Setup of old:
==> flow/design.v <==
module axi_s_to_fifos #(
    parameter integer FIFO_DEPTH = 32,
    parameter integer C_DATA_WIDTH = 32
)(
    input  logic                     clk,
    input  logic                     nrst,
    input  logic [31:0]  awaddr,
    input  logic [3:0]               awprot,
    input  logic                     awvalid,
    output logic                     awready,
    input  logic [C_DATA_WIDTH-1:0]  wdata,
    input  logic [C_DATA_WIDTH/8-1:0] wstrb,
    input  logic                     wvalid,
    output logic                     wready,
    output logic [1:0]               bresp,
    output logic                     bvalid,
    input  logic                     bready,
    input  logic [31:0]  araddr,
    input  logic [3:0]               arprot,
    input  logic                     arvalid,
    output logic                     arready,
    output logic [C_DATA_WIDTH-1:0]  rdata,
    output logic [1:0]               rresp,
    output logic                     rvalid,
    input  logic                     rready,
    input logic [C_DATA_WIDTH-1:0]  fifo_wdata,
    output logic                    fifo_full,
    output logic                    fifo_almost_full,
    input logic                     fifo_wena,
    output logic [C_DATA_WIDTH-1:0] fifo_rdata,
    output logic                    fifo_empty,
    output logic                    fifo_almost_empty,
    input logic                     fifo_rena
);
    localparam ADDR_STATUS  = 0;
    localparam ADDR_WRITE   = 1;
    localparam ADDR_READ    = 2;
    localparam BYTES        = C_DATA_WIDTH/8;
    localparam ADDR_LSB     = $clog2(BYTES); 
    logic [C_DATA_WIDTH-1:0]    reg_write   [0:FIFO_DEPTH-1];
    logic [C_DATA_WIDTH-1:0]    reg_read    [0:FIFO_DEPTH-1];
    logic [31:0]                araddr_reg;
    logic [31:0]                awaddr_reg;
    logic [C_DATA_WIDTH-1:0]    wdata_reg;
    logic full2;
    logic almost_full2;
    logic empty2;
    logic almost_empty2;
    logic full1;
    logic almost_full1;
    logic empty1;
    logic almost_empty1;
    logic wrote_axi;
    logic rd_pop;
    logic push_fifo1;
    logic pop_fifo1;
    logic push_fifo2;
    logic pop_fifo2;
    localparam int INDEX_W = $clog2(FIFO_DEPTH);
    logic [INDEX_W-1:0] write_index_axi, read_index_axi;
    logic [INDEX_W-1:0] write_index_fifo, read_index_fifo;
    logic [INDEX_W:0]   size_fifo1, size_fifo2;
    typedef enum logic {
        IDLE_READ,
        READ_DATA
    } state_read;
    state_read state_r;
    always_ff @(posedge clk or negedge nrst) begin
        if (!nrst) begin
            arready             <= 0;
            araddr_reg          <= 0;
            rdata               <= 0;
            rresp               <= 0;
            rvalid              <= 0;
            state_r             <= IDLE_READ;
            read_index_axi      <= 0;
            rd_pop              <= 0;
        end else begin
            case (state_r)
                IDLE_READ: begin
                    arready     <= 1;
                    if (arvalid && arready) begin
                        araddr_reg  <= araddr;
                        state_r     <= READ_DATA;
                        arready <= 0;
                    end
                end
                READ_DATA: begin
                    if (!rvalid) begin
                        rvalid  <= 1;
                        rresp   <= 0;
                        rd_pop  <= (araddr_reg[31:ADDR_LSB] == ADDR_READ) && !empty1;
                        if (araddr_reg[31:ADDR_LSB] == ADDR_STATUS) begin
                            rdata   <= {28'b0,
                                        full2,
                                        almost_full2,
                                        empty1,
                                        almost_empty1};
                        end else if (araddr_reg[31:ADDR_LSB] == ADDR_READ && !empty1) begin
                            rdata   <= reg_read[read_index_axi];
                        end else begin
                            rdata   <= 0;
                        end
                    end else if (rready) begin
                        if (rd_pop) begin
                            read_index_axi <= read_index_axi + 1;
                            if (read_index_axi == FIFO_DEPTH - 1) begin
                                read_index_axi <= 0;
                            end
                        end
                        rvalid  <= 0;
                        state_r <= IDLE_READ;
                    end
                end
                default: begin
                    state_r <= IDLE_READ;
                end
            endcase
        end
    end
    always_ff @(posedge clk or negedge nrst) begin
        if (!nrst) begin
            for (int i = 0; i < FIFO_DEPTH; i++) begin
                reg_read[i]     <= '0;
            end
            write_index_fifo    <= 0;
        end else begin
            if (fifo_wena && !full1) begin
                reg_read[write_index_fifo] <= fifo_wdata;
                write_index_fifo <= write_index_fifo + 1;
                if (write_index_fifo == FIFO_DEPTH - 1) begin
                    write_index_fifo <= 0;
                end
            end
        end
    end
    always_comb begin
        push_fifo1 = (fifo_wena && !full1);
        pop_fifo1 = rd_pop && (state_r == READ_DATA) && (rready && rvalid);
    end
    always_ff @(posedge clk or negedge nrst) begin
        if (!nrst) begin
            size_fifo1 <= FIFO_DEPTH;
        end else begin
            size_fifo1 <= size_fifo1 + pop_fifo1 - push_fifo1;
        end
    end
    typedef enum logic [1:0] {
        IDLE_WRITE,
        HAVE_AW,
        HAVE_W,
        RESP
    } state_write;
    state_write state_w;
    always_ff @(posedge clk or negedge nrst) begin
        if (!nrst) begin
            awready         <= 0;
            wready          <= 0;
            bvalid          <= 0;
            bresp           <= 0;
            awaddr_reg      <= 0;
            wdata_reg       <= 0;
            wrote_axi       <= 0;
            write_index_axi <= 0;
            state_w         <= IDLE_WRITE;
            for (int i = 0; i < FIFO_DEPTH; i++) begin
                reg_write[i] <= '0;
            end
        end else begin
            case (state_w)
                IDLE_WRITE: begin
                    awready <= 1;
                    wready  <= 1;
                    wrote_axi   <= 0;
                    if ((wvalid && wready) && (awvalid && awready)) begin
                        wdata_reg   <= wdata;
                        awaddr_reg  <= awaddr;
                        wready      <= 0;
                        awready     <= 0;
                        state_w     <= RESP;
                    end else if (awvalid && awready) begin
                        awaddr_reg  <= awaddr;
                        awready     <= 0;
                        state_w     <= HAVE_AW;
                    end else if (wvalid && wready) begin
                        wdata_reg   <= wdata;
                        wready      <= 0;
                        state_w     <= HAVE_W;
                    end
                end
                HAVE_AW: begin
                    wready  <= 1;
                    if (wvalid && wready) begin
                        wdata_reg   <= wdata;
                        wready      <= 0;
                        state_w     <= RESP;
                    end
                end
                HAVE_W: begin
                    awready <= 1;
                    if (awvalid && awready) begin
                        awaddr_reg  <= awaddr;
                        awready     <= 0;
                        state_w     <= RESP;
                    end
                end
                RESP: begin
                    if (awaddr_reg[31:ADDR_LSB] == ADDR_WRITE && !wrote_axi && !full2) begin
                        reg_write[write_index_axi] <= wdata_reg;
                        write_index_axi <= write_index_axi + 1;
                        if (write_index_axi == FIFO_DEPTH - 1) begin
                            write_index_axi <= 0;
                        end
                        wrote_axi <= 1;
                    end
                    bvalid  <= 1;
                    bresp   <= 0;
                    if (bready && bvalid) begin
                        bvalid  <= 0;
                        state_w <= IDLE_WRITE;
                    end
                end
                default: begin
                    state_w <= IDLE_WRITE;
                end
            endcase
        end
    end
    always_ff @(posedge clk or negedge nrst) begin
        if (!nrst) begin
            read_index_fifo <= 0;
        end else begin
            if (fifo_rena && !empty2) begin
                read_index_fifo <= read_index_fifo + 1;
                if (read_index_fifo == FIFO_DEPTH - 1) begin
                    read_index_fifo <= 0;
                end
            end
        end
    end
    always_comb begin
        pop_fifo2 = (fifo_rena && !empty2);
        push_fifo2 = (awaddr_reg[31:ADDR_LSB] == ADDR_WRITE && !wrote_axi && !full2) && (state_w == RESP);
    end
    always_ff @(posedge clk or negedge nrst) begin
        if (!nrst) begin
            size_fifo2 <= FIFO_DEPTH;
        end else begin
            size_fifo2 <= size_fifo2 + pop_fifo2 - push_fifo2;
        end
    end
    always_comb fifo_rdata = reg_write[read_index_fifo];
    always_comb begin
        empty2        = size_fifo2 == FIFO_DEPTH;
        almost_empty2 = size_fifo2 == (FIFO_DEPTH - 1);
        full2         = size_fifo2 == 0;
        almost_full2  = size_fifo2 == 1;
        empty1         = size_fifo1 == FIFO_DEPTH;
        almost_empty1  = size_fifo1 == (FIFO_DEPTH - 1);
        full1          = size_fifo1 == 0;
        almost_full1   = size_fifo1 == 1;
        fifo_full           = full1;
        fifo_almost_full    = almost_full1;
        fifo_empty          = empty2;
        fifo_almost_empty   = almost_empty2;
    end
endmodule
export LEC_CHECK = 0
export CAP_MARGIN = 20
export CORE_MARGIN = 4
export CORE_UTILIZATION = 20
export CTS_CLUSTER_DIAMETER = 226
export PLACE_DENSITY_LB_ADDON = 0.01
export SETUP_SLACK_MARGIN = 0.42
export SLEW_MARGIN = 30
export TNS_END_PERCENT = 30
create_clock -name core_clock -period 5.87 [get_ports {clk}]
run.sh (not shown) runs the stock make flow with config.mk's settings and CLKGATE_MAP_FILE=.
The inputs of new differ from those of old as listed below.
# old
export LEC_CHECK = 0
export CAP_MARGIN = 20
export CORE_MARGIN = 4
export CORE_UTILIZATION = 20
export CTS_CLUSTER_DIAMETER = 226
export PLACE_DENSITY_LB_ADDON = 0.01
export SETUP_SLACK_MARGIN = 0.42
export SLEW_MARGIN = 30
export TNS_END_PERCENT = 30
create_clock -name core_clock -period 5.87 [get_ports {clk}]
# new
export LEC_CHECK = 0
export CAP_MARGIN = 20
export CELL_PAD_IN_SITES_GLOBAL_PLACEMENT = 0
export CORE_MARGIN = 2
export CORE_UTILIZATION = 18
export PLACE_DENSITY_LB_ADDON = 0.0
export SLEW_MARGIN = 20
create_clock -name core_clock -period 10.2 [get_ports {clk}]
==> comparison <==
Run comparison: new end of the critical path fifo_rdata[8]; old end of the critical path fifo_rdata[3]
new vs old, required time of the worst setup path went up by 3460 ps.
HPWL reported at the end of detailed placement delta for new relative to old: about 2.4% higher
Taking old as the reference point, the total wire length after detailed routing of new rises by 32 mm.
new against old: global-route usage over all layers went down; post-layout worst setup margin saw an increase; critical path depth in cells has increased.
